==> flow/design.v <==
module sig_16_hw #(parameter K=16,DWIDTH=32,EXPONENT_WIDTH=8, BIAS=8'd127)(input [DWIDTH-1:0] x_in,input clk,start,rst,output reg valid, output [DWIDTH-1:0] y_out);
wire [EXPONENT_WIDTH-1:0] exp_wo_bias,exp_wo_bias_1st;									
wire [K-1:0] c_out;
wire [DWIDTH-1:0] rm_data,rm_pos_1,rm_neg_1;
wire [9:0] cmp_ip,c1_in2,c2_in2,c3_in2,c4_in2,c5_in2,c6_in2,c7_in2,c8_in2,c9_in2,c10_in2,c11_in2,c12_in2,c13_in2,c14_in2,c15_in2,c16_in2;			 
wire cmp_op;
reg x_gre_3,x_neg_pos,x_sp_case,x_sp_case_2nd;
reg x_neg_pos_1st,x_neg_pos_2nd;
reg x_gre_3_2nd;
reg ip_adder_ready;
wire x_gre_3_1st;
wire [$clog2(K)-1:0] pe_addr;
wire [1:0] sp_addr;
wire sp_case;
wire [DWIDTH-1:0] sp_data,rm_neg_calculate_data,rm_neg_data;
wire [EXPONENT_WIDTH+4:0] cmp_ip_1st;
wire [DWIDTH-1:0] rm_neg_05,rm_pos_05;
wire valid_sub_1st,valid_sub_2nd;
reg start_ip;
reg [DWIDTH-1:0] x;
parameter IDLE_WAIT=3'd0,START=3'd1,ADD_WAIT=3'd2,WAIT_1=3'd3,WAIT_2=3'd4,DONE=3'd5;
reg [2:0] present_state, next_state;
wire adder_rst;
assign exp_wo_bias_1st= (x[DWIDTH-2:DWIDTH-EXPONENT_WIDTH-1] - BIAS);							 
assign exp_wo_bias= exp_wo_bias_1st[EXPONENT_WIDTH-1]?(~(exp_wo_bias_1st)+1'b1):(exp_wo_bias_1st);		
assign cmp_ip_1st= exp_wo_bias_1st[EXPONENT_WIDTH-1]?({3'b000,{1'b1,x[DWIDTH-EXPONENT_WIDTH-2:DWIDTH-EXPONENT_WIDTH-11]}>>exp_wo_bias}):(({3'b001,x[DWIDTH-EXPONENT_WIDTH-2:DWIDTH-EXPONENT_WIDTH-11]})<<exp_wo_bias);																																																												  
assign cmp_ip = cmp_ip_1st[EXPONENT_WIDTH+4:3];
assign rm_pos_1=32'b00111111100000000000000000000000;
assign rm_neg_1=32'b00000000000000000000000000000000;
assign rm_neg_05=32'b10111111000000000000000000000000;  
assign rm_pos_05=32'b00111111000000000000000000000000;  
assign y_out=(valid)?(x_sp_case)?sp_data:(x_neg_pos)?(~x_gre_3)?rm_neg_data:rm_neg_1:(~x_gre_3)?rm_data:rm_pos_1:32'h00000000;	 
assign c1_in2 = 10'b0000100101;		 
assign c2_in2 = 10'b0001001010;		 
assign c3_in2 = 10'b0001110000;		 
assign c4_in2 = 10'b0010010101;		 
assign c5_in2 = 10'b0010111011;		 
assign c6_in2 = 10'b0011100000;		 
assign c7_in2 = 10'b0100000110;		 
assign c8_in2 = 10'b0100101011;		 
assign c9_in2 = 10'b0101010001;		 
assign c10_in2 = 10'b0101110111;	 
assign c11_in2 = 10'b0110011110;	 
assign c12_in2 = 10'b0111000101;	 
assign c13_in2 = 10'b0111101101;	 
assign c14_in2 = 10'b1000010111;	 
assign c15_in2 = 10'b1001000110;	 
assign c16_in2 = 10'b1010000000;	 
single_float_adder #(.DWIDTH(DWIDTH),.EXPONENT_WIDTH(EXPONENT_WIDTH),.BIAS(BIAS)) subtractor_neg_1st(.a(rm_data[DWIDTH-1:0]),.b(rm_neg_05),.clk(clk),.rst(adder_rst),.ip_ready(ip_adder_ready),.sum(rm_neg_calculate_data),.valid(valid_sub_1st));
single_float_adder #(.DWIDTH(DWIDTH),.EXPONENT_WIDTH(EXPONENT_WIDTH),.BIAS(BIAS)) subtractor_neg_2nd(.a(rm_pos_05),.b({1'b1,rm_neg_calculate_data[DWIDTH-2:0]}),.clk(clk),.rst(adder_rst),.ip_ready(valid_sub_1st),.sum(rm_neg_data),.valid(valid_sub_2nd));
special_cases #(.DWIDTH(DWIDTH),.EXPONENT_WIDTH(EXPONENT_WIDTH),.K_CLUSTER(K)) sp (.sp_case_in(x),.exp_wo_bias_1st(exp_wo_bias_1st),.exp_wo_bias(exp_wo_bias),.sp_case_clk(clk),.sp_case(sp_case),.sp_case_addr(sp_addr),.x_gre_3(x_gre_3_1st));
comparator #(.CWIDTH(10)) c1 (.c_in1(cmp_ip),.c_in2(c1_in2),.c_clk(clk),.c_rst(rst),.c_out(c_out[0]));
comparator #(.CWIDTH(10)) c2 (.c_in1(cmp_ip),.c_in2(c2_in2),.c_clk(clk),.c_rst(rst),.c_out(c_out[1]));		 
comparator #(.CWIDTH(10)) c3 (.c_in1(cmp_ip),.c_in2(c3_in2),.c_clk(clk),.c_rst(rst),.c_out(c_out[2]));
comparator #(.CWIDTH(10)) c4 (.c_in1(cmp_ip),.c_in2(c4_in2),.c_clk(clk),.c_rst(rst),.c_out(c_out[3]));
comparator #(.CWIDTH(10)) c5 (.c_in1(cmp_ip),.c_in2(c5_in2),.c_clk(clk),.c_rst(rst),.c_out(c_out[4]));
comparator #(.CWIDTH(10)) c6 (.c_in1(cmp_ip),.c_in2(c6_in2),.c_clk(clk),.c_rst(rst),.c_out(c_out[5]));
comparator #(.CWIDTH(10)) c7 (.c_in1(cmp_ip),.c_in2(c7_in2),.c_clk(clk),.c_rst(rst),.c_out(c_out[6]));
comparator #(.CWIDTH(10)) c8 (.c_in1(cmp_ip),.c_in2(c8_in2),.c_clk(clk),.c_rst(rst),.c_out(c_out[7]));
comparator #(.CWIDTH(10)) c9 (.c_in1(cmp_ip),.c_in2(c9_in2),.c_clk(clk),.c_rst(rst),.c_out(c_out[8]));
comparator #(.CWIDTH(10)) c10 (.c_in1(cmp_ip),.c_in2(c10_in2),.c_clk(clk),.c_rst(rst),.c_out(c_out[9]));
comparator #(.CWIDTH(10)) c11 (.c_in1(cmp_ip),.c_in2(c11_in2),.c_clk(clk),.c_rst(rst),.c_out(c_out[10]));
comparator #(.CWIDTH(10)) c12 (.c_in1(cmp_ip),.c_in2(c12_in2),.c_clk(clk),.c_rst(rst),.c_out(c_out[11]));
comparator #(.CWIDTH(10)) c13 (.c_in1(cmp_ip),.c_in2(c13_in2),.c_clk(clk),.c_rst(rst),.c_out(c_out[12]));
comparator #(.CWIDTH(10)) c14 (.c_in1(cmp_ip),.c_in2(c14_in2),.c_clk(clk),.c_rst(rst),.c_out(c_out[13]));
comparator #(.CWIDTH(10)) c15 (.c_in1(cmp_ip),.c_in2(c15_in2),.c_clk(clk),.c_rst(rst),.c_out(c_out[14]));
comparator #(.CWIDTH(10)) c16 (.c_in1(cmp_ip),.c_in2(c16_in2),.c_clk(clk),.c_rst(rst),.c_out(c_out[15]));
priority_encoder #(.K_CLUSTER(K)) pe (.pe_in(c_out),.pe_out(pe_addr));		 
mem_rom_data #(.K_CLUSTER(K),.DWIDTH(DWIDTH)) rm (.rm_addr(pe_addr),.rm_clk(clk),.rm_rst(rst),.rm_data(rm_data));		 
mem_rom_sp_case #(.K_CLUSTER(K),.DWIDTH(DWIDTH)) mrsp (.sp_addr(sp_addr),.sp_clk(clk),.sp_case(sp_case),.sp_data(sp_data));
always@(posedge clk)
begin
if(rst)
	begin start_ip<=1'b0;  end
else
	begin  start_ip<=start;
	if(start)
		x<=x_in;
	end
end
always @(posedge clk)
begin
if(rst)
	begin x_neg_pos_1st<=1'b0; end
else
	begin  x_neg_pos_1st<=x[31]; end
end
always @(posedge clk)
begin
if(rst)
	begin  x_neg_pos_2nd<=1'b0;  x_sp_case_2nd<=1'b0; x_gre_3_2nd<=1'b0; end
else
	begin  x_neg_pos_2nd<=x_neg_pos_1st;  x_sp_case_2nd<=sp_case; x_gre_3_2nd<=x_gre_3_1st;  end
end
always @(posedge clk)
begin
if(rst)
	begin x_neg_pos<=1'b0;  x_sp_case<=1'b0; x_gre_3<=1'b0; end
else
	begin x_neg_pos<=x_neg_pos_2nd; x_sp_case<=x_sp_case_2nd; x_gre_3<=x_gre_3_2nd;end
end
always@(*)
begin
if(rst)
	ip_adder_ready=1'b0;
else
	ip_adder_ready=(present_state==START && start_ip)?(x_sp_case)?0:(x_neg_pos)?(~x_gre_3)?1:0:0:0 ;
end
always @(posedge clk)
begin
if(rst)
	present_state<=0;
else
	present_state<=next_state;
end
assign adder_rst = rst | (present_state==IDLE_WAIT);	 
always @(*)
begin
	case(present_state)
	IDLE_WAIT:begin if(start_ip) begin valid=0; next_state=WAIT_1; end
					else begin valid=0; next_state=IDLE_WAIT; end
			end
	WAIT_1:begin if(!start_ip) begin valid=0; next_state=IDLE_WAIT; end
				else begin valid=0; next_state=WAIT_2; end
		end
	WAIT_2:begin if(!start_ip) begin valid=0; next_state=IDLE_WAIT; end
				else begin valid=0; next_state=START; end
		end
	START:begin if(!start_ip) begin valid=0; next_state=IDLE_WAIT; end
				else if(x_sp_case) begin valid=1; next_state=DONE; end
				else if(x_gre_3) begin valid=1; next_state=DONE; end
				else if(!x_neg_pos) begin valid=1; next_state=DONE; end
				else begin valid=0; next_state=ADD_WAIT; end
		end
	ADD_WAIT:begin if(!start_ip) begin valid=0; next_state=IDLE_WAIT; end
			else if(valid_sub_2nd)begin valid=1; next_state=DONE; end
			else begin valid=0; next_state=ADD_WAIT; end
		end
	DONE:begin if(!start_ip) begin valid=0; next_state=IDLE_WAIT; end
			else begin valid=0; next_state=DONE; end
		end
	default:begin valid=0; next_state=IDLE_WAIT; end
	endcase
end
endmodule
module comparator #(parameter CWIDTH=6)(input [CWIDTH-1:0] c_in1,c_in2, input c_clk,c_rst, output reg c_out);
always @ (posedge c_clk)
begin
if(c_rst)
	c_out <= 0;
else if(c_in1<c_in2)						 
	c_out <= 1;
else
	c_out <= 0;
end
endmodule
module priority_encoder #(parameter K_CLUSTER=4)(input [K_CLUSTER-1:0] pe_in, output reg [$clog2(K_CLUSTER)-1:0] pe_out);
always@(*)
begin
casex(pe_in)
	16'bxxxxxxxxxxxxxxx1: pe_out=4'b0000;
	16'bxxxxxxxxxxxxxx10: pe_out=4'b0001;					 
	16'bxxxxxxxxxxxxx100: pe_out=4'b0010;
	16'bxxxxxxxxxxxx1000: pe_out=4'b0011;
	16'bxxxxxxxxxxx10000: pe_out=4'b0100;	
	16'bxxxxxxxxxx100000: pe_out=4'b0101;
	16'bxxxxxxxxx1000000: pe_out=4'b0110;
	16'bxxxxxxxx10000000: pe_out=4'b0111;
	16'bxxxxxxx100000000: pe_out=4'b1000;
	16'bxxxxxx1000000000: pe_out=4'b1001;
	16'bxxxxx10000000000: pe_out=4'b1010;
	16'bxxxx100000000000: pe_out=4'b1011;
	16'bxxx1000000000000: pe_out=4'b1100;
	16'bxx10000000000000: pe_out=4'b1101;
	16'bx100000000000000: pe_out=4'b1110;
	16'b1000000000000000: pe_out=4'b1111;
	default: pe_out=4'b1111;
endcase
end
endmodule
module mem_rom_data #(parameter K_CLUSTER=4,DWIDTH=32)(input [$clog2(K_CLUSTER)-1:0] rm_addr, input rm_clk, rm_rst, output reg [DWIDTH-1:0] rm_data);
	always @(posedge rm_clk)
	begin
	if(rm_rst)
		rm_data <= 0;
	else
		case(rm_addr)
			4'b0000: rm_data<=32'b00111111000010010101010010101110;	 
			4'b0001: rm_data<=32'b00111111000110111001100100011001;	 
			4'b0010: rm_data<=32'b00111111001011001100000001001101;	 
			4'b0011: rm_data<=32'b00111111001111000011111000101001;	 
			4'b0100: rm_data<=32'b00111111010010011100000101100000;	 
			4'b0101: rm_data<=32'b00111111010101010011000101000100;	 
			4'b0110: rm_data<=32'b00111111010111101010000111110000;	 
			4'b0111: rm_data<=32'b00111111011001100100001111001001;	 
			4'b1000: rm_data<=32'b00111111011011000101010010111110;  
			4'b1001: rm_data<=32'b00111111011100010001011000000000;  
			4'b1010: rm_data<=32'b00111111011101001100010101111000;  
			4'b1011: rm_data<=32'b00111111011101111001101100001010;  
			4'b1100: rm_data<=32'b00111111011110011100011110101001;  
			4'b1101: rm_data<=32'b00111111011110110111010100110001;  
			4'b1110: rm_data<=32'b00111111011111001100011010001000;  
			4'b1111: rm_data<=32'b00111111011111011101011101101100;  
		endcase
	end
endmodule
module special_cases #(parameter DWIDTH=32,EXPONENT_WIDTH=8,K_CLUSTER=4)(input [DWIDTH-1:0] sp_case_in,input [EXPONENT_WIDTH-1:0] exp_wo_bias,exp_wo_bias_1st,input sp_case_clk, output reg [1:0] sp_case_addr, output reg sp_case,x_gre_3);
always@(posedge sp_case_clk)
begin
if(sp_case_in[DWIDTH-2:DWIDTH-EXPONENT_WIDTH-1]==0 && sp_case_in[DWIDTH-EXPONENT_WIDTH-2:0]==0)
	begin
	x_gre_3<=0;
	sp_case<=1; 							 
	sp_case_addr<=2'b00;
	end
else if(sp_case_in[DWIDTH-2:DWIDTH-EXPONENT_WIDTH-1]==255 && sp_case_in[DWIDTH-EXPONENT_WIDTH-2:0]==0 && sp_case_in[DWIDTH-1]==0)
	begin
	x_gre_3<=0;
	sp_case<=1;							 
	sp_case_addr<=2'b01;
	end
else if(sp_case_in[DWIDTH-2:DWIDTH-EXPONENT_WIDTH-1]==255 && sp_case_in[DWIDTH-EXPONENT_WIDTH-2:0]==0 && sp_case_in[DWIDTH-1]==1)
	begin
	x_gre_3<=0;
	sp_case<=1;							 
	sp_case_addr<=2'b10;
	end
else if(sp_case_in[DWIDTH-2:DWIDTH-EXPONENT_WIDTH-1]==0 && sp_case_in[DWIDTH-EXPONENT_WIDTH-2:0]!=0)	
	begin
	x_gre_3<=0;
	sp_case<=1;							 
	sp_case_addr<=2'b00;
	end
else if(sp_case_in[DWIDTH-2:DWIDTH-EXPONENT_WIDTH-1]==255 && sp_case_in[DWIDTH-EXPONENT_WIDTH-2:0]!=0)
	begin
	x_gre_3<=0;
	sp_case<=1;							 
	sp_case_addr<=2'b11;
	end	
else if(exp_wo_bias_1st[EXPONENT_WIDTH-1]==1)
	begin
	x_gre_3<=0;
	sp_case<=0;
	sp_case_addr<=2'b00;
	end
else if(exp_wo_bias==2 && sp_case_in[DWIDTH-EXPONENT_WIDTH-2:0]>=2097152  || exp_wo_bias>=3)	 
	begin																	 
	x_gre_3<=1;
	sp_case<=0;
	sp_case_addr<=2'b00;
	end
else 
	begin
	x_gre_3<=0;
	sp_case<=0;
	sp_case_addr<=2'b00;
	end
end
endmodule
module mem_rom_sp_case #(parameter K_CLUSTER=4,DWIDTH=32)(input [1:0] sp_addr, input sp_clk, sp_case, output reg [DWIDTH-1:0] sp_data);
	always @(posedge sp_clk)
	begin
	if(!sp_case)
		sp_data <= 0;						 
	else
		case(sp_addr)
			2'b00: sp_data<=32'b00111111000000000000000000000000;				 
			2'b01: sp_data<=32'b00111111100000000000000000000000;				 
			2'b10: sp_data<=32'b00000000000000000000000000000000;				 
			2'b11: sp_data<=32'h7fc00000;				 
		endcase
	end
endmodule
module single_float_adder #(parameter DWIDTH=32,EXPONENT_WIDTH=8,BIAS=8'd127)(input [DWIDTH-1:0]a,b,input ip_ready,rst,clk,output reg valid, output [DWIDTH-1:0]sum);
reg a_sign,b_sign;
reg [EXPONENT_WIDTH-1:0] a_exp,b_exp;
reg [DWIDTH-EXPONENT_WIDTH-1:0] a_mantissa,b_mantissa;	 
reg [EXPONENT_WIDTH:0] sub_exp;
reg [EXPONENT_WIDTH-1:0] abs_diff;
reg [DWIDTH-EXPONENT_WIDTH:0] sum_mantissa_add_sub;					
reg [DWIDTH-EXPONENT_WIDTH-1:0] a_mantissa_shift,b_mantissa_shift;	 
reg final_sign,next_sign;															
reg [EXPONENT_WIDTH-1:0] final_exp,next_exp;
reg [DWIDTH-EXPONENT_WIDTH:0] final_mantissa,next_mantissa;
reg valid_sig;
reg [1:0] PS,NS;
parameter IDLE=2'b00;
parameter ADD=2'b01;
parameter NORMALIZE=2'b10;
wire sub_borrow,sum_carry;
assign sum= {final_sign,final_exp,final_mantissa[22:0]};
assign sub_borrow = sum_mantissa_add_sub[24] & (a_sign ^ b_sign);	 
assign sum_carry = final_mantissa[24] & !(a_sign^b_sign);
always@(posedge clk)
begin
	if(PS==IDLE)
		begin
		a_sign<=a[DWIDTH-1];
		b_sign<=b[DWIDTH-1];
		a_exp<=a[DWIDTH-2:DWIDTH-EXPONENT_WIDTH-1];			 
		b_exp<=b[DWIDTH-2:DWIDTH-EXPONENT_WIDTH-1];
		a_mantissa<={1'b1,a[DWIDTH-EXPONENT_WIDTH-2:0]};
		b_mantissa<={1'b1,b[DWIDTH-EXPONENT_WIDTH-2:0]};
		end
end
always@(posedge clk)
begin
	if(rst)
		begin
			final_exp<=0;
			final_sign<=0;
			final_mantissa<=0;
			valid<=0;
			PS<= 0;
		end
	else
		begin
			PS<=NS;
			final_exp<= next_exp;
			final_sign <= next_sign;
			final_mantissa<= next_mantissa;
			valid <= valid_sig;
		end
end
always @(*)
begin
sub_exp=0;
abs_diff=0;
a_mantissa_shift=0;
b_mantissa_shift=0;
next_exp=0;
sum_mantissa_add_sub=0;
next_mantissa=0;
next_sign=0;
valid_sig=0;
NS=IDLE;
case(PS)
IDLE:begin
		valid_sig=0;
		NS=(ip_ready)?ADD:IDLE;
	end
ADD:begin
		sub_exp =  a_exp-b_exp;				 
		abs_diff = sub_exp[EXPONENT_WIDTH]?~(sub_exp[EXPONENT_WIDTH-1:0])+1'b1:sub_exp[EXPONENT_WIDTH-1:0];	 
		a_mantissa_shift = sub_exp[EXPONENT_WIDTH]?a_mantissa >> abs_diff: a_mantissa;		 
		b_mantissa_shift = sub_exp[EXPONENT_WIDTH]?b_mantissa : b_mantissa >> abs_diff;
		next_exp = sub_exp[EXPONENT_WIDTH] ? b_exp:a_exp;			 
		sum_mantissa_add_sub=!(a_sign^b_sign)?a_mantissa_shift+b_mantissa_shift:(a_sign)?b_mantissa_shift-a_mantissa_shift:(b_sign)?a_mantissa_shift-b_mantissa_shift:0;  
		next_mantissa=(sub_borrow) ? ~(sum_mantissa_add_sub)+1'b1 : sum_mantissa_add_sub;	 
		next_sign = ((a_sign & b_sign) || sub_borrow);	 
		valid_sig=0;
		NS=NORMALIZE;
	end
NORMALIZE:begin
			next_exp= final_mantissa[23]? final_exp:(sum_carry)? final_exp+1'b1:final_exp-1'b1;
			next_mantissa=final_mantissa[23]?final_mantissa:(sum_carry)?final_mantissa>>1:final_mantissa<<1;
			valid_sig=final_mantissa[23]?1:0;
			NS = final_mantissa[23]?IDLE:NORMALIZE;
		end
default:begin
		valid_sig=0;
		NS=IDLE;
	end
endcase
end
endmodule
==> flow/run.sh <==
#!/bin/bash
# the make line also repeats each setting of config.mk as NAME=value (left out here)
make -C /OpenROAD-flow-scripts/flow DESIGN_CONFIG=/design/flow/config.mk WORK_HOME=/design/flow/orfs CLKGATE_MAP_FILE= finish
==> flow/config.mk <==
export PLATFORM = sky130hd
export DESIGN_NAME = sig_16_hw
export DESIGN_NICKNAME = sig_16_hw
export VERILOG_FILES = /design/flow/design.v
export SDC_FILE = /design/flow/constraint.sdc
export NUM_CORES = 4
export LEC_CHECK = 0
export CAP_MARGIN = 20
export CELL_PAD_IN_SITES_GLOBAL_PLACEMENT = 0
export CORE_MARGIN = 2
export CORE_UTILIZATION = 67
export GPL_ROUTABILITY_DRIVEN = 1
export MIN_ROUTING_LAYER = met2
export PLACE_DENSITY_LB_ADDON = 0.03
export SLEW_MARGIN = 20
==> flow/constraint.sdc <==
create_clock -name core_clock -period 4.43 [get_ports {clk}]
set_input_delay 0.8860 -clock core_clock [delete_from_list [all_inputs] [get_ports {clk}]]
set_output_delay 0.8860 -clock core_clock [all_outputs]
set_load 0.01 [all_outputs]
==> out/results.txt, run 1 <==
status: aborted with a tool error
Stopped at: global routing
Tool Error: [ERROR GRT-0116] Global routing finished with congestion. Check the congestion regions in the DRC Viewer.
Cell Rows: 55
and-or/or-and share of the synthesized area: 26.5%
Post-synth ARST share: 0%
Die X: 156 um
core footprint: 0.0226 mm2
synthesized flop and latch total: 220
Adders+Majority by Area: 4.23%
syn avg cell area: 8.30 um2
placed inst area: 0.0181 mm2
Post-Syn Area: 0.0154 mm2
Yosys top cell by instances: nor2_1
Post-Synth XOR/XNOR Area: 4.48%
H-tree levels: 1
mux frac, synth: 5.29%
Yosys cell types: 99
die height: 156 um
clk sinks: 220
yosys stat area: 0.0154 mm2
Die Size: 0.0243 mm2
Yosys Instances: 1,860
Syn. warnings: 7
sequential share of the synthesized area: 34.2%
dpl ws: -1.28 ns
deepest clock path buffer count: 3
Post-Syn Instances: 1,860
TritonCTS Buffers: 23
main flop type: dfxtp_1
Synth area leader: dfxtp_1
CTS Root Buffer Type: clkbuf_16
FP Util: 68.2%
RePlAce Congestion: 1.15
IO Pins: 68
Tot GR Track Use: 77.6%
Post-synth top cells: nor2_1 (164), nand2_1 (147), a21oi_1 (145)
HPWL after detailed placement: 38,300 um
grt total ovfl: 3
Post-synth EDFFs: 87
Top cells by area: dfxtp_1 (17%), edfxtp_1 (17%), a21oi_1 (4.7%)
hold buffers post-CTS: 0
PortBufs: 67
Area leader share: 17.3%
Basic Gates by Area: 20.9%
Main logic family: AND-OR/OR-AND gates
[repair_timing]
item,CTS
buffers inserted,27
setup endpoints to repair,24
gates cloned,1
gates resized,63
pin swaps,66
[through the flow]
stage,cells,util [%]
after floorplan,1866,-
after global placement,2354,79.9
after detailed placement,2354,79.9
after CTS,2424,85.5
[layer usage]
| metal | GRT overflow | global-route usage [%] |
|---|---|---|
| met2 | 0 | 82.9 |
| met1 | - | - |
| met3 | 0 | 84.2 |
| met5 | 1 | 57.8 |
| met4 | 2 | 60.5 |
==> run 2, diff against run 1 <==
Settings changed: CELL_PAD_IN_SITES_DETAIL_PLACEMENT set to 1, CELL_PAD_IN_SITES_GLOBAL_PLACEMENT 0 to unset, CORE_ASPECT_RATIO set to 0.81, CORE_MARGIN 2 to 9, CORE_UTILIZATION 67 to 35, CTS_CLUSTER_DIAMETER set to 52, GPL_ROUTABILITY_DRIVEN 1 to 0, GPL_TIMING_DRIVEN set to 0, MAX_ROUTING_LAYER set to met4, MIN_ROUTING_LAYER met2 to unset, PLACE_DENSITY_LB_ADDON 0.03 to 0.09, TNS_END_PERCENT set to 80.
Clock period 4.43 ns to 11.4 ns, I/O delays scaled along.
==> out/results.txt, run 2 <==
status: complete, no violations
Hold EP: present_state[3]
synthesized flop and latch total: 220 (unchanged)
main flop type: dfxtp_1
sequential share of the synthesized area: 34.2% (unchanged)
Basic Gates by Area: 20.9% (unchanged)
switch share: 28.7%
Worst Hold Launch: present_state[1]
vias in the first global route: 14,855
FILL cells: 5,161
CTS resizes: 0 (-100%)
first-pass GRT wire length: 88,300 um
HPWL after detailed placement: 45,000 um (+18%)
TritonCTS Buffers: 26 (+13%)
Avg Vias per Cell: 5.96
FF+latch area: 0.00528 mm2
r2r endpoint: subtractor_neg_2nd.final_mantissa[23]
power per cell area: 116 mW/mm2
hold buffers post-CTS: 0 (unchanged)
CP max stage delay: 0.67 ns
die height: 207 um (+33%)
combinational share of power: 15.3%
grt total ovfl: 0
# DRC: 0
fin nets: 2,048
Peak VDD IR: 0.0976 mV
yosys stat area: 0.0154 mm2 (unchanged)
Max Cap Viol: 0
Int Pwr: 1470 uW
Top power group: registers
mux frac, synth: 5.29% (unchanged)
CTS Root Buffer Type: clkbuf_16
Top cells by area: dfxtp_1 (17%), edfxtp_1 (17%), a21oi_1 (4.7%)
Crit path required time: 11.80 ns
critical path class: reg -> reg
Area leader share: 17.3% (unchanged)
Reg2Reg Setup Slack: 3.51 ns
post-route setup slack: 3.51 ns
DRT iter0 DRCs: 1,542
fin util: 41.3%
Cell Rows: 68 (+24%)
Adders+Majority by Area: 4.23% (unchanged)
buffer-and-inverter tally for the worst setup path: 4
ANT nets after route: 0
crit end category: flop
minimum clock period: 7.89 ns
# setup viols final: 0
CP startpoint kind: flop
H-tree levels: 1 (unchanged)
Tot GR Track Use: 21.9%
syn avg cell area: 8.30 um2 (unchanged)
Yosys Instances: 1,860 (unchanged)
wire length per cell: 22.3 um
Clk pwr share: 41.6%
Stages on worst setup path: 21
Main logic family: AND-OR/OR-AND gates
Worst-Skew Late Latency: 0.55 ns
CP Launch Point: subtractor_neg_2nd.b_exp[0]
FP Util: 35.8% (-32 points)
Critical Path AT: 8.29 ns
Yosys cell types: 99 (unchanged)
sequential power: 889 uW
ant diodes: 0
Post-Syn Area: 0.0154 mm2 (unchanged)
Die X: 251 um (+61%)
met1 GRT Util: 33.3%
antenna violations before repair: 3
fmax: 127 MHz
Synth area leader: dfxtp_1
CTS tree: yes
PortBufs: 67 (unchanged)
Reg clk slew, reported paths: 0.06 ns
Net Sw Power: 592 uW
largest fanout on the critical path: 10
core footprint: 0.0431 mm2 (+90%)
Clk power: 859 uW
unrepaired setup endpoints after global routing: false
R2R Path Start: subtractor_neg_2nd.b_exp[0]
Power Combinational: 317 uW
deepest clock path buffer count: 3 (unchanged)
Die Size: 0.0520 mm2 (+110%)
Final period util: 69.2%
clk sinks: 220 (unchanged)
largest net degree at the start of global routing: 34
worst slew pin tran: 1.02 ns
area delta synth->final: 15.1%
IO Pins: 68 (unchanged)
Hold Vio Cnt, Final: 0
Flop pwr share: 43.0%
P_leak: 0.00614 uW
Post-synth ARST share: 0% (unchanged)
sequence of cells on the critical path: clkinv_1 -> ha_1 -> buf_1 -> buf_1 -> clkbuf_1 -> nand3b_1 -> o22ai_1 -> a22oi_1 -> o21ai_0 -> a221oi_1 -> fa_1 -> a21o_1 -> a21oi_1 -> xnor2_1 -> o211ai_1 -> or3_1 -> a211oi_1 -> nand4_1 -> o41ai_1 -> xnor2_1 -> o22ai_1
Combinational Area: 0.00952 mm2
DR vias: 15,145
dominant delay contributor by cell family on the critical path: AND-OR/OR-AND gates
Post-synth EDFFs: 87 (unchanged)
setup TNS: 0 ns
Syn. warnings: 7 (unchanged)
Reg2Reg Depth: 21
Clock Skew: 0.0282 ns
Total Wirelength: 56,600 um
WHS Path Cells: 1
Post-synth top cells: nor2_1 (164), nand2_1 (147), a21oi_1 (145)
Setup crit end: subtractor_neg_2nd.final_mantissa[23]
GRT met2 Usage: 29.8%
OpenROAD warnings: 37
busiest metal layer after global routing: met1
Post-Syn Instances: 1,860 (unchanged)
pins over their slew limit: 0
Slowest-stage cell, CP: a22oi_1
# Post-CTS Setup Buffers: 0 (-100%)
dpl ws: 3.67 ns (+4.95 ns)
worst hold path class: reg -> reg
Yosys top cell by instances: nor2_1
Tot Pwr: 2070 uW
drt first pass iters: 5
met3 Resource Use GR: 4.22%
Max-slew headroom: 31.5%
and-or/or-and share of the synthesized area: 26.5% (unchanged)
Post-Synth XOR/XNOR Area: 4.48% (unchanged)
==> run 2: stage by stage <==
stage,hold slack [ns],area [um2],cells
2_1_floorplan,0.400,15500,1866
3_3_place_gp,0.409,16800,2493
3_5_place_dp,0.425,16900,2494
4_1_cts,0.438,17800,2542
5_1_grt,0.450,17800,2542
6_report,0.434,17800,2542
==> run 2: area by class of cell <==
| cell class | instances | area share (%) |
|---|---|---|
| plain buffers | 116 | 2.65 |
| clock buffers | 31 | 4.00 |
| clock inverters | 17 | 1.03 |
| inverters | 54 | 1.14 |
| multi-input cells | 1476 | 53.6 |
| flip-flops and latches | 220 | 29.7 |
| well taps | 560 | 3.94 |
| repair buffers | 68 | 3.93 |
==> run 2: layer usage <==
layer	vias up	part of all wire, %
li1	7143	-
met2	527	39
met5	-	0
met1	7410	52
met4	0	1.3
met3	65	7.9
==> run 3, diff against run 2 <==
Settings changed: ABC_AREA set to 1, CELL_PAD_IN_SITES_DETAIL_PLACEMENT 1 to unset, CORE_ASPECT_RATIO 0.81 to unset, CORE_MARGIN 9 to 2, CORE_UTILIZATION 35 to 72, CTS_CLUSTER_DIAMETER 52 to 395, GPL_ROUTABILITY_DRIVEN 0 to unset, GPL_TIMING_DRIVEN 0 to unset, MAX_ROUTING_LAYER met4 to unset, PLACE_DENSITY set to 0.6, PLACE_DENSITY_LB_ADDON 0.09 to unset, TNS_END_PERCENT 80 to unset.
Clock period 11.4 ns to 7.19 ns, I/O delays scaled along.
==> out/results.txt, run 3 <==
status: complete, no violations
P_leak: 0.00777 uW (+27%)
Reg clk slew, reported paths: 0.06 ns (about the same)
HPWL after detailed placement: 33,300 um (-26%)
clk sinks: 220 (unchanged)
hold buffers post-CTS: 0 (unchanged)
Hold EP: x_neg_pos_2nd
Yosys cell types: 61 (-38%)
post-route setup slack: 0.619 ns (-2.89 ns)
main flop type: dfxtp_1
sequential share of the synthesized area: 34.0% (-0.15 points)
Clk pwr share: 35.5% (-6.1 points)
fmax: 152 MHz (+20%)
Yosys Instances: 2,297 (+23%)
# setup viols final: 0 (unchanged)
DR vias: 16,328 (+7.8%)
die height: 151 um (-27%)
combinational share of power: 20.5% (+5.2 points)
busiest metal layer after global routing: met2
met3 Resource Use GR: 6.61% (+2.4 points)
WHS Path Cells: 2 (+1)
Synth area leader: dfxtp_1
DRT iter0 DRCs: 1,638 (+6.2%)
Adders+Majority by Area: 4.21% (-0.019 points)
fin nets: 2,409 (+18%)
power per cell area: 197 mW/mm2 (+70%)
grt total ovfl: 0 (unchanged)
Post-Syn Instances: 2,297 (+23%)
Worst Hold Launch: x_neg_pos_1st
drt first pass iters: 7 (+2)
Top power group: registers
Area leader share: 17.2% (-0.077 points)
syn avg cell area: 6.75 um2 (-19%)
R2R Path Start: subtractor_neg_2nd.b_exp[0]
OpenROAD warnings: 39 (+5.4%)
Setup crit end: subtractor_neg_2nd.final_mantissa[10]
FP Util: 73.5% (+38 points)
Post-synth EDFFs: 87 (unchanged)
GRT met2 Usage: 70.6% (+41 points)
PortBufs: 67 (unchanged)
CP max stage delay: 0.70 ns (+0.03 ns)
mux frac, synth: 0% (-5.3 points)
Tot GR Track Use: 40.5% (+19 points)
CTS Root Buffer Type: clkbuf_16
H-tree levels: 1 (unchanged)
Slowest-stage cell, CP: edfxtp_1
Top cells by area: dfxtp_1 (17%), edfxtp_1 (17%), nand2_1 (15%)
buffer-and-inverter tally for the worst setup path: 4 (unchanged)
Stages on worst setup path: 36 (+71%)
RePlAce Congestion: 1.04
core footprint: 0.0211 mm2 (-51%)
Post-synth ARST share: 0% (unchanged)
TritonCTS Buffers: 23 (-12%)
vias in the first global route: 15,399 (+3.7%)
antenna violations before repair: 0 (-3)
worst hold path class: reg -> reg
ant diodes: 0 (unchanged)
worst slew pin tran: 1.15 ns (+0.124 ns)
dominant delay contributor by cell family on the critical path: simple AND/OR/NAND/NOR gates
setup TNS: 0 ns (unchanged)
critical path class: reg -> reg
synthesized flop and latch total: 220 (unchanged)
crit end category: flop
Flop pwr share: 44.0% (+1.0 points)
Post-Syn Area: 0.0155 mm2 (+0.45%)
Worst-Skew Late Latency: 0.52 ns (-0.03 ns)
Syn. warnings: 7 (unchanged)
CTS tree: yes
switch share: 31.3% (+2.6 points)
largest fanout on the critical path: 37 (+27)
largest net degree at the start of global routing: 64 (+88%)
Yosys top cell by instances: nand2_1
CP Launch Point: subtractor_neg_2nd.b_exp[0]
Final Non-Filler Cells: 2,615 (+2.9%)
Total Wirelength: 46,400 um (-18%)
sequential power: 1470 uW (+65%)
Critical Path AT: 6.99 ns (-1.30 ns)
unrepaired setup endpoints after global routing: false
Max Cap Viol: 0 (unchanged)
and-or/or-and share of the synthesized area: 12.3% (-14 points)
ANT nets after route: 0 (unchanged)
Clk power: 1190 uW (+39%)
Basic Gates by Area: 38.0% (+17 points)
Reg2Reg Depth: 36 (+71%)
Crit path required time: 7.60 ns (-4.20 ns)
# DRC: 0 (unchanged)
yosys stat area: 0.0155 mm2 (+0.45%)
Max-slew headroom: 23.5% (-8.0 points)
met1 GRT Util: 46.5% (+13 points)
area delta synth->final: 9.60%
dpl cells: 2,572 (+3.1%)
pins over their slew limit: 0 (unchanged)
r2r endpoint: subtractor_neg_2nd.final_mantissa[10]
Main logic family: simple AND/OR/NAND/NOR gates
Post-synth top cells: nand2_1 (600), nor2_1 (274), nand3_1 (263)
Cell Rows: 53 (-22%)
Int Pwr: 2300 uW (+56%)
Peak VDD IR: 0.208 mV (+110%)
Clock Skew: 0.0142 ns (-0.0140 ns)
Reg2Reg Setup Slack: 0.62 ns (-2.89 ns)
deepest clock path buffer count: 3 (unchanged)
Hold Vio Cnt, Final: 0 (unchanged)
dpl ws: 0.763 ns (-2.91 ns)
Die Size: 0.0227 mm2 (-56%)
Final period util: 91.4% (+22 points)
IO Pins: 68 (unchanged)
CP startpoint kind: flop
Post-Synth XOR/XNOR Area: 2.98% (-1.5 points)
most frequent CP cell: nand2_1
first-pass GRT wire length: 73,900 um (-16%)
Net Sw Power: 1050 uW (+77%)
Die X: 151 um (-40%)
Power Combinational: 687 uW (+120%)
minimum clock period: 6.57 ns (-1.32 ns)
Avg Vias per Cell: 6.24 (+4.8%)
wire length per cell: 17.7 um (-20%)
run 3: through the flow:
stage | hold slack [ns] | utilization (%) | total power, uW | instance area [um2]
after global routing | 0.429 | 80.6 | 3470 | 17000
final | 0.414 | 80.6 | 3350 | 17000
after CTS | 0.417 | 80.5 | 3320 | 17000
after global placement | 0.395 | 77.0 | 2120 | 16200
after floorplan | 0.388 | - | 1960 | 15500
after detailed placement | 0.409 | 77.0 | 2140 | 16200
run 3: area by class of cell:
cell class                 count  area, um2
clock buffer                  32        619
clock inverter                10        130
fill                        1430       4100
inverter                     232        881
multi-input combinational   1764       8960
sequential                   220       5280
tap                          275        344
timing repair buffer          82        783
run 3: per-layer routing:
layer / part of all wire (%) / wire, um
met2: 48 / 22300
met4: 7.0 / 3230
met3: 8.7 / 4050
met1: 36 / 16800
met5: 0 / 0
run 3: what timing repair did:
item,in CTS,in global routing
gates resized,0,0
buffers inserted,0,1
setup endpoints to repair,0,23
==> run 4, diff against run 3 <==
Settings changed: CAP_MARGIN 20 to 0, CTS_CLUSTER_DIAMETER 395 to 400, CTS_CLUSTER_SIZE set to 10, SETUP_SLACK_MARGIN set to 0.38.
Clock period 7.19 ns to 6.1 ns, I/O delays scaled along.
==> out/results.txt, run 4 <==
post-route setup slack: -0.462 ns (-1.08 ns)
H-tree levels: 1 (unchanged)
first-pass GRT wire length: 73,300 um (-0.72%)
Hold Vio Cnt, Final: 0 (unchanged)
placed inst area: 0.0163 mm2 (+0.23%)
Clk power: 1360 uW (+10%)
PortBufs: 67 (unchanged)
mux frac, synth: 0% (unchanged)
Post-Syn Area: 0.0155 mm2 (unchanged)
Setup crit end: subtractor_neg_2nd.final_mantissa[23]
CP startpoint kind: flop
Post-Synth XOR/XNOR Area: 2.98% (unchanged)
Area leader share: 17.2% (unchanged)
Basic Gates by Area: 38.0% (unchanged)
Yosys cell types: 61 (unchanged)
Slowest-stage cell, CP: edfxtp_1
P_leak: 0.00805 uW (+3.5%)
WHS Path Cells: 2 (unchanged)
most frequent CP cell: nand2_1
# DRC: 0 (unchanged)
Cell Rows: 53 (unchanged)
R2R Path Start: subtractor_neg_2nd.b_exp[0]
sequential share of the synthesized area: 34.0% (unchanged)
synthesized flop and latch total: 220 (unchanged)
worst slew pin tran: 1.10 ns (-0.0415 ns)
grt total ovfl: 0 (unchanged)
Worst-Skew Late Latency: 0.54 ns (+0.02 ns)
clk sinks: 220 (unchanged)
# setup viols final: 23 (+23)
dpl ws: 0.0991 ns (-0.664 ns)
Yosys top cell by instances: nand2_1
Reg clk slew, reported paths: 0.07 ns (about the same)
Reg2Reg Depth: 37 (+2.8%)
Highest Signal Layer: met4
Clock Skew: 0.0211 ns (+0.00687 ns)
Total Wirelength: 52,900 um (+14%)
Avg Vias per Cell: 6.51 (+4.3%)
Flop pwr share: 44.5% (+0.5 points)
fin nets: 2,449 (+1.7%)
die height: 151 um (unchanged)
HPWL after detailed placement: 33,600 um (+0.79%)
TritonCTS Buffers: 25 (+8.7%)
CP Launch Point: subtractor_neg_2nd.b_exp[0]
Power Combinational: 801 uW (+17%)
Max-slew headroom: 26.3% (+2.8 points)
Net Sw Power: 1230 uW (+17%)
Final period util: 108% (+16 points)
crit end category: flop
Post-synth ARST share: 0% (unchanged)
area delta synth->final: 14.7%
main flop type: dfxtp_1
Post-Route M1 WL: 17,700 um (+5.4%)
combinational share of power: 20.5% (about the same)
Peak VDD IR: 0.231 mV (+11%)
Clk pwr share: 35.0% (-0.5 points)
r2r endpoint: subtractor_neg_2nd.final_mantissa[23]
RePlAce Congestion: 1.00 (-3.3%)
Crit path required time: 6.51 ns (-1.09 ns)
pins over their slew limit: 0 (unchanged)
drt first pass iters: 13 (+6)
power per cell area: 219 mW/mm2 (+11%)
Die Size: 0.0227 mm2 (unchanged)
and-or/or-and share of the synthesized area: 12.3% (unchanged)
largest net degree at the start of global routing: 69 (+7.8%)
core footprint: 0.0211 mm2 (unchanged)
Adders+Majority by Area: 4.21% (unchanged)
Synth area leader: dfxtp_1
syn avg cell area: 6.75 um2 (unchanged)
Top power group: registers
FP Util: 73.5% (unchanged)
Tot GR Track Use: 40.1% (-0.39 points)
Int Pwr: 2670 uW (+16%)
Die X: 151 um (unchanged)
minimum clock period: 6.56 ns (-0.00888 ns)
Top cells by area: dfxtp_1 (17%), edfxtp_1 (17%), nand2_1 (15%)
vias in the first global route: 15,288 (-0.72%)
deepest clock path buffer count: 3 (unchanged)
yosys stat area: 0.0155 mm2 (unchanged)
switch share: 31.5% (+0.21 points)
Hold EP: x_gre_3_2nd
Critical Path AT: 6.97 ns (-0.02 ns)
CTS tree: yes
Post-Syn Instances: 2,297 (unchanged)
critical path class: reg -> reg
wire length per cell: 19.9 um (+12%)
DRT iter0 DRCs: 2,087 (+27%)
fmax: 152 MHz (+0.14%)
IO Pins: 68 (unchanged)
Post-synth EDFFs: 87 (unchanged)
Max Cap Viol: 0 (unchanged)
OpenROAD warnings: 40 (+2.6%)
largest fanout on the critical path: 8 (-78%)
WHS: 0.408 ns (-0.00555 ns)
Stages on worst setup path: 37 (+2.8%)
Post-synth top cells: nand2_1 (600), nor2_1 (274), nand3_1 (263)
unrepaired setup endpoints after global routing: true
sequential power: 1740 uW (+18%)
antenna violations before repair: 0 (unchanged)
buffer-and-inverter tally for the worst setup path: 2 (-2)
Syn. warnings: 7 (unchanged)
ANT nets after route: 0 (unchanged)
layout check faults: setup timing
WL met3: 5920 um (+46%)
worst hold path class: reg -> reg
DR vias: 17,291 (+5.9%)
Worst Hold Launch: sp.x_gre_3
dominant delay contributor by cell family on the critical path: simple AND/OR/NAND/NOR gates
status: failed layout checks
Design Area, Final: 0.0178 mm2 (+4.7%)
Reg2Reg Setup Slack: -0.46 ns (-1.08 ns)
CTS Root Buffer Type: clkbuf_16
CP max stage delay: 0.44 ns (-0.26 ns)
hold buffers post-CTS: 0 (unchanged)
Yosys Instances: 2,297 (unchanged)
met2 wire len: 24,100 um (+8.0%)
Main logic family: simple AND/OR/NAND/NOR gates
==> run 4: final cells by class <==
| class | instances | area [um2] |
|---|---|---|
| multi-input cells | 1764 | 9390 |
| flip-flops and latches | 220 | 5280 |
| fillers | 1293 | 3310 |
| repair buffers | 120 | 1170 |
| inverters | 232 | 883 |
| clock buffers | 42 | 689 |
| well taps | 275 | 344 |
| clock inverters | 1 | 20.0 |
| diodes | 1 | 2.50 |
==> run 4: routing by layer <==
| layer | vias up | GRT usage [%] |
|---|---|---|
| li1 | 7711 | - |
| met1 | 7720 | 46.2 |
| met2 | 1392 | 70.0 |
| met3 | 468 | 6.45 |
| met4 | 0 | 24.2 |
| met5 | - | 0 |
==> run 4: per-stage QoR <==
step                      TNS [ns]  total power, uW  std cells  utilization, %
after floorplan                  0             2310       2303               -
after CTS                        0             3850       2624            80.8
after global routing        -10.66             4040       2654            84.3
after detailed placement         0             2520       2577            77.1
final                        -4.93             3900       2655            84.3
after global placement           0             2490       2577            77.1
==> run 4: what timing repair did <==
action / CTS / global route
pin swaps: 4 / 29
gates cloned: 1 / 2
endpoints found under the setup margin: 17 / 24
buffers inserted: 3 / 28
gates resized: 7 / 106
==> run 5, diff against run 4 <==
Settings changed: ABC_AREA 1 to unset, CAP_MARGIN 0 to 20, CORE_UTILIZATION 72 to 10, CTS_CLUSTER_DIAMETER 400 to unset, CTS_CLUSTER_SIZE 10 to unset, SETUP_SLACK_MARGIN 0.38 to unset.
Clock period 6.1 ns to 12.6 ns, I/O delays scaled along.
==> out/results.txt, run 5 <==
Stages on worst setup path: 26 (-30%)
power per cell area: 90.7 mW/mm2 (-59%)
DRT iter0 DRCs: 1,406 (-33%)
grt total ovfl: 0 (unchanged)
Post-Syn Area: 0.0154 mm2 (-0.44%)
Reg2Reg Setup Slack: 5.47 ns (+5.93 ns)
CP startpoint kind: flop
Final period util: 56.6% (-51 points)
# Post-CTS Setup Buffers: 0 (-3)
and-or/or-and share of the synthesized area: 26.5% (+14 points)
R2R Path Start: subtractor_neg_2nd.b_exp[0]
met3 Resource Use GR: 1.28% (-5.2 points)
Int Pwr: 1260 uW (-53%)
Max Cap Viol: 0 (unchanged)
fin nets: 1,948 (-20%)
Slowest-stage cell, CP: or3_1
Yosys Instances: 1,860 (-19%)
r2r endpoint: subtractor_neg_2nd.final_mantissa[23]
FILL cells: 17,593 (+1300%)
Tot GR Track Use: 5.98% (-34 points)
H-tree levels: 1 (unchanged)
RePlAce Congestion: 0.909 (-9.3%)
Cell Rows: 144 (+170%)
worst slew pin tran: 1.01 ns (-0.0908 ns)
combinational share of power: 14.9% (-5.6 points)
IO Pins: 68 (unchanged)
unrepaired setup endpoints after global routing: false
P_leak: 0.00596 uW (-26%)
largest fanout on the critical path: 43 (+35)
Power Combinational: 259 uW (-68%)
ant diodes: 0 (-1)
CP Launch Point: subtractor_neg_2nd.b_exp[0]
dominant delay contributor by cell family on the critical path: AND-OR/OR-AND gates
Flop pwr share: 46.4% (+1.9 points)
CTS Root Buffer Type: clkbuf_16
Post-synth EDFFs: 87 (unchanged)
mux frac, synth: 5.29% (+5.3 points)
hold buffers post-CTS: 0 (unchanged)
HPWL after detailed placement: 38,200 um (+14%)
Clk pwr share: 38.7% (+3.7 points)
Setup crit end: subtractor_neg_2nd.final_mantissa[23]
status: complete, no violations
# setup viols final: 0 (-100%)
die height: 397 um (+160%)
Clock Skew: 0.0307 ns (+0.00962 ns)
syn avg cell area: 8.30 um2 (+23%)
Post-synth top cells: nor2_1 (164), nand2_1 (147), a21oi_1 (145)
pins over their slew limit: 0 (unchanged)
Peak VDD IR: 0.103 mV (-55%)
crit end category: flop
yosys stat area: 0.0154 mm2 (-0.44%)
Post-synth ARST share: 0% (unchanged)
Main logic family: AND-OR/OR-AND gates
Yosys top cell by instances: nor2_1
vias in the first global route: 12,921 (-15%)
area delta synth->final: 23.9%
Critical Path AT: 7.56 ns (+0.59 ns)
Hold EP: subtractor_neg_1st.a_mantissa[19]
FP Util: 10.0% (-63 points)
met1 GRT Util: 8.59% (-38 points)
Area leader share: 17.3% (+0.077 points)
Worst-Skew Late Latency: 0.55 ns (about the same)
Combinational Area: 0.00953 mm2 (+1.4%)
clk sinks: 220 (unchanged)
Die X: 397 um (+160%)
core footprint: 0.154 mm2 (+630%)
ANT nets after route: 0 (unchanged)
Die Size: 0.157 mm2 (+590%)
Reg2Reg Depth: 26 (-30%)
OpenROAD warnings: 37 (-7.5%)
sequential share of the synthesized area: 34.2% (+0.15 points)
# DRC: 0 (unchanged)
Post-Synth XOR/XNOR Area: 4.48% (+1.5 points)
Basic Gates by Area: 20.9% (-17 points)
Worst Hold Launch: rm.rm_data[19]
drt first pass iters: 8 (-5)
Synth area leader: dfxtp_1
Top cells by area: dfxtp_1 (17%), edfxtp_1 (17%), a21oi_1 (4.7%)
GRT met2 Usage: 9.14% (-61 points)
busiest metal layer after global routing: met2
CP max stage delay: 0.49 ns (+0.05 ns)
switch share: 27.5% (-4.0 points)
DR vias: 14,242 (-18%)
Hold Vio Cnt, Final: 0 (unchanged)
Clk power: 671 uW (-51%)
setup TNS: 0 ns (+4.93 ns)
synthesized flop and latch total: 220 (unchanged)
Adders+Majority by Area: 4.23% (+0.019 points)
antenna violations before repair: 2 (+2)
Reg clk slew, reported paths: 0.06 ns (about the same)
Avg Vias per Cell: 3.63 (-44%)
worst hold path class: reg -> reg
FF+latch area: 0.00528 mm2 (about the same)
sequential power: 805 uW (-54%)
PortBufs: 67 (unchanged)
post-route setup slack: 5.47 ns (+5.93 ns)
fmax: 140 MHz (-7.9%)
Crit path required time: 13.03 ns (+6.52 ns)
first-pass GRT wire length: 76,400 um (+4.2%)
WHS Path Cells: 0 (-2)
minimum clock period: 7.13 ns (+0.567 ns)
Net Sw Power: 477 uW (-61%)
Syn. warnings: 7 (unchanged)
CTS resizes: 0 (-7)
CTS tree: yes
critical path class: reg -> reg
Total Wirelength: 49,800 um (-5.8%)
buffer-and-inverter tally for the worst setup path: 3 (+1)
Yosys cell types: 99 (+62%)
Post-Syn Instances: 1,860 (-19%)
largest net degree at the start of global routing: 50 (-28%)
wire length per cell: 12.7 um (-36%)
TritonCTS Buffers: 23 (-8.0%)
deepest clock path buffer count: 3 (unchanged)
main flop type: dfxtp_1
dpl ws: 5.52 ns (+5.42 ns)
Top power group: registers
Max-slew headroom: 32.4% (+6.1 points)
## run 5: layout make-up
type | instances | share of cell area [%]
inverter | 54 | 1.06
clock inverter | 12 | 0.707
clock buffer | 30 | 3.15
timing repair buffer | 87 | 4.29
multi-input combinational | 1476 | 49.8
tap | 2044 | 13.4
sequential | 220 | 27.6
## run 5: per-layer routing
metal | vias to the layer above | routed length, um
li1 | 6919 | -
met2 | 495 | 21300
met3 | 54 | 3920
met4 | 0 | 893
met1 | 6774 | 23700
met5 | - | 0
## run 5: metrics by stage
step | area [um2] | utilization [%] | instances | power [uW] | hold WS (ns)
after floorplan | 15500 | - | 1866 | 1000 | 0.400
after global placement | 18400 | 12.0 | 3881 | 1070 | 0.415
after detailed placement | 18400 | 12.0 | 3881 | 1070 | 0.416
after CTS | 19100 | 12.4 | 3923 | 1750 | 0.430
after global routing | 19100 | 12.4 | 3923 | 1810 | 0.431
final | 19100 | 12.4 | 3923 | 1740 | 0.431
==> run 6, diff against run 5 <==
Settings changed: ABC_AREA set to 1, CORE_UTILIZATION 10 to 40, CTS_CLUSTER_DIAMETER set to 389, CTS_CLUSTER_SIZE set to 27, PLACE_DENSITY 0.6 to unset, PLACE_DENSITY_LB_ADDON set to 0.14, TNS_END_PERCENT set to 5.
Clock period 12.6 ns to 10.0 ns, I/O delays scaled along.
==> out/results.txt, run 6 <==
worst slew pin tran: 1.09 ns (+0.0750 ns)
# DRC: 0 (unchanged)
H-tree levels: 1 (unchanged)
power per cell area: 122 mW/mm2 (+35%)
sequential share of the synthesized area: 34.0% (-0.15 points)
Synth area leader: dfxtp_1
Basic Gates by Area: 38.0% (+17 points)
Reg2Reg Depth: 34 (+31%)
critical path class: reg -> reg
Reg2Reg Setup Slack: 2.68 ns (-2.79 ns)
and-or/or-and share of the synthesized area: 12.3% (-14 points)
hold buffers post-CTS: 0 (unchanged)
Post-Syn Instances: 2,297 (+23%)
WHS: 0.412 ns (-0.0189 ns)
Tot GR Track Use: 22.1% (+16 points)
PortBufs: 67 (unchanged)
Net Sw Power: 660 uW (+38%)
Reg clk slew, reported paths: 0.11 ns (+0.05 ns)
Post-Syn Area: 0.0155 mm2 (+0.45%)
Hold EP: x_sp_case
Post-Synth XOR/XNOR Area: 2.98% (-1.5 points)
Top cells by area: dfxtp_1 (17%), edfxtp_1 (17%), nand2_1 (15%)
FP Util: 40.3% (+30 points)
minimum clock period: 7.32 ns (+0.187 ns)
TritonCTS Buffers: 12 (-48%)
yosys stat area: 0.0155 mm2 (+0.45%)
fin nets: 2,395 (+23%)
CTS resizes: 0 (unchanged)
Adders+Majority by Area: 4.21% (-0.019 points)
synthesized flop and latch total: 220 (unchanged)
WHS Path Cells: 2 (+2)
Top power group: registers
deepest clock path buffer count: 3 (unchanged)
Die Size: 0.0403 mm2 (-74%)
area delta synth->final: 9.05%
Syn. warnings: 7 (unchanged)
CP startpoint kind: flop
dpl cells: 2,813 (-28%)
Yosys cell types: 61 (-38%)
CP Launch Point: subtractor_neg_2nd.b_exp[0]
Post-synth ARST share: 0% (unchanged)
grt total ovfl: 0 (unchanged)
wire length per cell: 16.0 um (+26%)
dominant delay contributor by cell family on the critical path: simple AND/OR/NAND/NOR gates
Clk power: 545 uW (-19%)
Main logic family: simple AND/OR/NAND/NOR gates
Max Cap Viol: 0 (unchanged)
# Post-CTS Setup Buffers: 0 (unchanged)
largest fanout on the critical path: 72 (+67%)
syn avg cell area: 6.75 um2 (-19%)
pins over their slew limit: 0 (unchanged)
mux frac, synth: 0% (-5.3 points)
sequential power: 1050 uW (+30%)
ANT nets after route: 0 (unchanged)
Flop pwr share: 50.6% (+4.2 points)
Stages on worst setup path: 34 (+31%)
FILL cells: 4,079 (-77%)
RePlAce Congestion: 0.941 (+3.5%)
CTS tree: yes
Total Wirelength: 45,300 um (-9.1%)
core footprint: 0.0385 mm2 (-75%)
CP max stage delay: 0.90 ns (+0.41 ns)
status: complete, no violations
Clock Skew: 0.0318 ns (+0.00113 ns)
Worst Hold Launch: x_sp_case_2nd
Critical Path AT: 7.71 ns (+0.15 ns)
DR vias: 14,901 (+4.6%)
DRT iter0 DRCs: 990 (-30%)
fmax: 137 MHz (-2.6%)
Yosys top cell by instances: nand2_1
HPWL after detailed placement: 35,200 um (-7.9%)
Post-synth EDFFs: 87 (unchanged)
Max-slew headroom: 27.3% (-5.1 points)
Clk pwr share: 26.3% (-12 points)
Final period util: 73.2% (+17 points)
Slowest-stage cell, CP: edfxtp_1
die height: 201 um (-49%)
drt first pass iters: 7 (-1)
unrepaired setup endpoints after global routing: false
Cell Rows: 72 (-50%)
# setup viols final: 0 (unchanged)
Area leader share: 17.2% (-0.077 points)
most frequent CP cell: nand2_1
buffer-and-inverter tally for the worst setup path: 3 (unchanged)
Hold Vio Cnt, Final: 0 (unchanged)
Die X: 201 um (-49%)
main flop type: dfxtp_1
Setup crit end: subtractor_neg_2nd.final_mantissa[20]
Power Combinational: 476 uW (+84%)
Yosys Instances: 2,297 (+23%)
Int Pwr: 1410 uW (+12%)
combinational share of power: 23.0% (+8.1 points)
Peak VDD IR: 0.172 mV (+66%)
Final Non-Filler Cells: 2,833 (-28%)
antenna violations before repair: 0 (-2)
ant diodes: 0 (unchanged)
CTS Root Buffer Type: clkbuf_16
Worst-Skew Late Latency: 0.48 ns (-0.07 ns)
setup TNS: 0 ns (unchanged)
vias in the first global route: 14,046 (+8.7%)
clk sinks: 220 (unchanged)
IO Pins: 68 (unchanged)
Avg Vias per Cell: 5.26 (+45%)
Tot Pwr: 2070 uW (+19%)
r2r endpoint: subtractor_neg_2nd.final_mantissa[20]
Crit path required time: 10.39 ns (-2.64 ns)
first-pass GRT wire length: 73,500 um (-3.8%)
OpenROAD warnings: 37 (unchanged)
crit end category: flop
switch share: 31.9% (+4.4 points)
largest net degree at the start of global routing: 73 (+46%)
Post-synth top cells: nand2_1 (600), nor2_1 (274), nand3_1 (263)
R2R Path Start: subtractor_neg_2nd.b_exp[0]
P_leak: 0.00757 uW (+27%)
worst hold path class: reg -> reg
==> run 6: cell type report <==
type	instances	area [um2]	area share [%]
clock buffers	19	348	2.06
clock inverters	1	30.0	0.178
inverters	232	881	5.21
multi-input cells	1764	8960	53.0
flip-flops and latches	220	5280	31.2
well taps	518	648	3.83
repair buffers	79	761	4.50
==> run 6: layer usage <==
layer	part of all wire [%]	up-vias	GRT usage (%)
li1	-	7601	-
met1	46	6844	29.4
met2	47	385	38.4
met3	4.7	71	1.93
met4	2.4	0	5.66
met5	0	-	0
==> run 6: per-stage QoR <==
step / setup WS [ns] / utilization [%] / area [um2]
final: 2.68 / 43.9 / 16900
after global routing: 1.84 / 43.9 / 16900
after CTS: 2.15 / 43.9 / 16900
after detailed placement: 2.16 / 42.9 / 16500
after global placement: 2.35 / 42.9 / 16500
after floorplan: 4.65 / - / 15500
==> run 7, diff against run 6 <==
Settings changed: CORE_UTILIZATION 40 to 72, CTS_CLUSTER_DIAMETER 389 to 377, CTS_CLUSTER_SIZE 27 to 10, PLACE_DENSITY set to 0.6, PLACE_DENSITY_LB_ADDON 0.14 to unset.
Clock period 10.0 ns to 4.49 ns, I/O delays scaled along.
==> out/results.txt, run 7 <==
Syn. warnings: 7 (unchanged)
Main logic family: simple AND/OR/NAND/NOR gates
Yosys Instances: 2,297 (unchanged)
core footprint: 0.0211 mm2 (-45%)
Die Size: 0.0227 mm2 (-44%)
Yosys top cell by instances: nand2_1
clk sinks: 220 (unchanged)
HPWL after detailed placement: 37,000 um (+5.1%)
Post-Synth XOR/XNOR Area: 2.98% (unchanged)
Tool Error: [ERROR GRT-0232] Routing congestion too high. Check the congestion heatmap in the GUI.
status: aborted with a tool error
Post-synth ARST share: 0% (unchanged)
yosys stat area: 0.0155 mm2 (unchanged)
CTS Root Buffer Type: clkbuf_16
Tot GR Track Use: 78.2%
H-tree levels: 1 (unchanged)
Cell Rows: 53 (-26%)
sequential share of the synthesized area: 34.0% (unchanged)
Stopped at: global routing
Synth area leader: dfxtp_1
Yosys cell types: 61 (unchanged)
Die X: 151 um (-25%)
hold buffers post-CTS: 0 (unchanged)
syn avg cell area: 6.75 um2 (unchanged)
main flop type: dfxtp_1
mux frac, synth: 0% (unchanged)
Post-Syn Area: 0.0155 mm2 (unchanged)
RePlAce Congestion: 1.00 (+6.5%)
placed inst area: 0.0177 mm2 (+7.4%)
grt total ovfl: 114
Basic Gates by Area: 38.0% (unchanged)
Post-Syn Instances: 2,297 (unchanged)
Post-synth top cells: nand2_1 (600), nor2_1 (274), nand3_1 (263)
TritonCTS Buffers: 25 (+13)
synthesized flop and latch total: 220 (unchanged)
die height: 151 um (-25%)
and-or/or-and share of the synthesized area: 12.3% (unchanged)
IO Pins: 68 (unchanged)
deepest clock path buffer count: 3 (unchanged)
Top cells by area: dfxtp_1 (17%), edfxtp_1 (17%), nand2_1 (15%)
dpl ws: -0.815 ns (-2.97 ns)
Post-synth EDFFs: 87 (unchanged)
FP Util: 73.5% (+33 points)
Area leader share: 17.2% (unchanged)
Adders+Majority by Area: 4.21% (unchanged)
PortBufs: 67 (unchanged)
==> run 7: through the flow <==
step	total power [uW]	cells	hold WS, ns
2_1_floorplan	3140	2303	0.388
3_3_place_gp	3380	2753	0.396
3_5_place_dp	3440	2753	0.402
4_1_cts	5280	2812	0.413
==> run 7: what timing repair did <==
action                                  in CTS
resized                                     59
endpoints found under the setup margin      37
buffers inserted                            16
pin swaps                                   29
gates cloned                                 1
==> run 7: routing by layer <==
metal / GRT usage, % / GRT overflow
met3: 65.2 / 5
met5: 35.7 / 0
met1: 76.9 / 3
met2: 93.6 / 38
met4: 78.6 / 68
==> run 8, diff against run 7 <==
Settings changed: CORE_UTILIZATION 72 to 40, CTS_CLUSTER_DIAMETER 377 to unset, CTS_CLUSTER_SIZE 10 to unset, GPL_ROUTABILITY_DRIVEN set to 0, GPL_TIMING_DRIVEN set to 1, PLACE_DENSITY 0.6 to unset, PLACE_DENSITY_LB_ADDON set to 0.17, TNS_END_PERCENT 5 to unset.
Clock period 4.49 ns to 10.0 ns, I/O delays scaled along.
==> out/results.txt, run 8 <==
Main logic family: simple AND/OR/NAND/NOR gates
Top power group: registers
main flop type: dfxtp_1
Area leader share: 17.2% (unchanged)
worst slew pin tran: 0.986 ns
r2r endpoint: subtractor_neg_2nd.final_mantissa[3]
Highest Signal Layer: met4
deepest clock path buffer count: 3 (unchanged)
Reg2Reg Depth: 34
HPWL after detailed placement: 34,500 um (-6.8%)
Crit path required time: 10.42 ns
IO Pins: 68 (unchanged)
Clk power: 882 uW
# DRC: 0
DR vias: 15,145
OpenROAD warnings: 37
WL met3: 2550 um
FP Util: 40.3% (-33 points)
first-pass GRT wire length: 73,300 um
worst hold path class: reg -> reg
hold buffers post-CTS: 0 (unchanged)
Post-Synth XOR/XNOR Area: 2.98% (unchanged)
setup TNS: 0 ns
Syn. warnings: 7 (unchanged)
Clk pwr share: 36.7%
Power Combinational: 475 uW
Cell Rows: 72 (+36%)
buffer-and-inverter tally for the worst setup path: 3
fin nets: 2,406
Post-synth top cells: nand2_1 (600), nor2_1 (274), nand3_1 (263)
Worst-Skew Late Latency: 0.53 ns
Clock Skew: 0.00973 ns
critical path class: reg -> reg
P_leak: 0.00779 uW
minimum clock period: 7.38 ns
clk sinks: 220 (unchanged)
Net Sw Power: 732 uW
sequential power: 1050 uW
Final period util: 73.8%
Yosys Instances: 2,297 (unchanged)
pins over their slew limit: 0
ANT nets after route: 0
Top cells by area: dfxtp_1 (17%), edfxtp_1 (17%), nand2_1 (15%)
Die Size: 0.0403 mm2 (+78%)
power per cell area: 139 mW/mm2
met2 wire len: 21,400 um
dominant delay contributor by cell family on the critical path: simple AND/OR/NAND/NOR gates
Final Non-Filler Cells: 2,856
Yosys top cell by instances: nand2_1
Reg clk slew, reported paths: 0.06 ns
vias in the first global route: 14,329
Post-synth ARST share: 0% (unchanged)
Reg2Reg Setup Slack: 2.62 ns
combinational share of power: 19.7%
Max-slew headroom: 34.2%
most frequent CP cell: nand2_1
CTS Root Buffer Type: clkbuf_16
Adders+Majority by Area: 4.21% (unchanged)
crit end category: flop
synthesized flop and latch total: 220 (unchanged)
wire length per cell: 15.7 um
unrepaired setup endpoints after global routing: false
WHS Path Cells: 2
TritonCTS Buffers: 24 (-4.0%)
DRT iter0 DRCs: 1,023
dpl ws: 2.02 ns (+2.84 ns)
antenna violations before repair: 0
CP max stage delay: 0.88 ns
CP Launch Point: subtractor_neg_2nd.b_exp[0]
post-route setup slack: 2.62 ns
Peak VDD IR: 0.132 mV
largest net degree at the start of global routing: 73
syn avg cell area: 6.75 um2 (unchanged)
Flop pwr share: 43.6%
Avg Vias per Cell: 5.30
Worst Hold Launch: sp.x_gre_3
# setup viols final: 0
and-or/or-and share of the synthesized area: 12.3% (unchanged)
Post-Route M1 WL: 19,900 um
dpl cells: 2,812 (+2.1%)
sequential share of the synthesized area: 34.0% (unchanged)
Int Pwr: 1670 uW
Tot GR Track Use: 21.9%
switch share: 30.4%
yosys stat area: 0.0155 mm2 (unchanged)
CP startpoint kind: flop
Critical Path AT: 7.80 ns
Slowest-stage cell, CP: edfxtp_1
FILL cells: 4,031
largest fanout on the critical path: 72
fmax: 135 MHz
Max Cap Viol: 0
ant diodes: 0
Post-synth EDFFs: 87 (unchanged)
Setup crit end: subtractor_neg_2nd.final_mantissa[3]
die height: 201 um (+33%)
Yosys cell types: 61 (unchanged)
area delta synth->final: 11.7%
Total Wirelength: 44,800 um
core footprint: 0.0385 mm2 (+82%)
H-tree levels: 1 (unchanged)
CTS tree: yes
Stages on worst setup path: 34
R2R Path Start: subtractor_neg_2nd.b_exp[0]
PortBufs: 67 (unchanged)
drt first pass iters: 7
Post-Syn Area: 0.0155 mm2 (unchanged)
Synth area leader: dfxtp_1
Die X: 201 um (+33%)
grt total ovfl: 0
Hold EP: x_gre_3_2nd
Hold Vio Cnt, Final: 0
CTS resizes: 0 (-100%)
mux frac, synth: 0% (unchanged)
status: complete, no violations
# Post-CTS Setup Buffers: 0 (-16)
Post-Syn Instances: 2,297 (unchanged)
Basic Gates by Area: 38.0% (unchanged)
run 8: routing by layer:
layer	GRT usage, %	vias up
met5	0	-
met4	5.71	0
met3	1.70	74
met2	38.4	441
met1	29.2	6990
li1	-	7640
run 8: through the flow:
step	utilization, %	hold slack (ns)	power [uW]	instance area [um2]
3_5_place_dp	42.9	0.399	1540	16500
5_1_grt	45.0	0.424	2530	17300
3_3_place_gp	42.9	0.399	1530	16500
4_1_cts	45.0	0.412	2430	17300
6_report	45.0	0.403	2410	17300
2_1_floorplan	-	0.388	1410	15500
run 8: layout make-up:
| class | instances | area, um2 | share of cell area (%) |
|---|---|---|---|
| multi-input cells | 1764 | 8970 | 51.8 |
| flip-flops and latches | 220 | 5280 | 30.5 |
| inverters | 232 | 881 | 5.09 |
| repair buffers | 78 | 753 | 4.35 |
| clock buffers | 30 | 686 | 3.96 |
| well taps | 518 | 648 | 3.74 |
| clock inverters | 14 | 106 | 0.614 |
Power figures rest on the tool's default switching activity, not on a simulated workload.
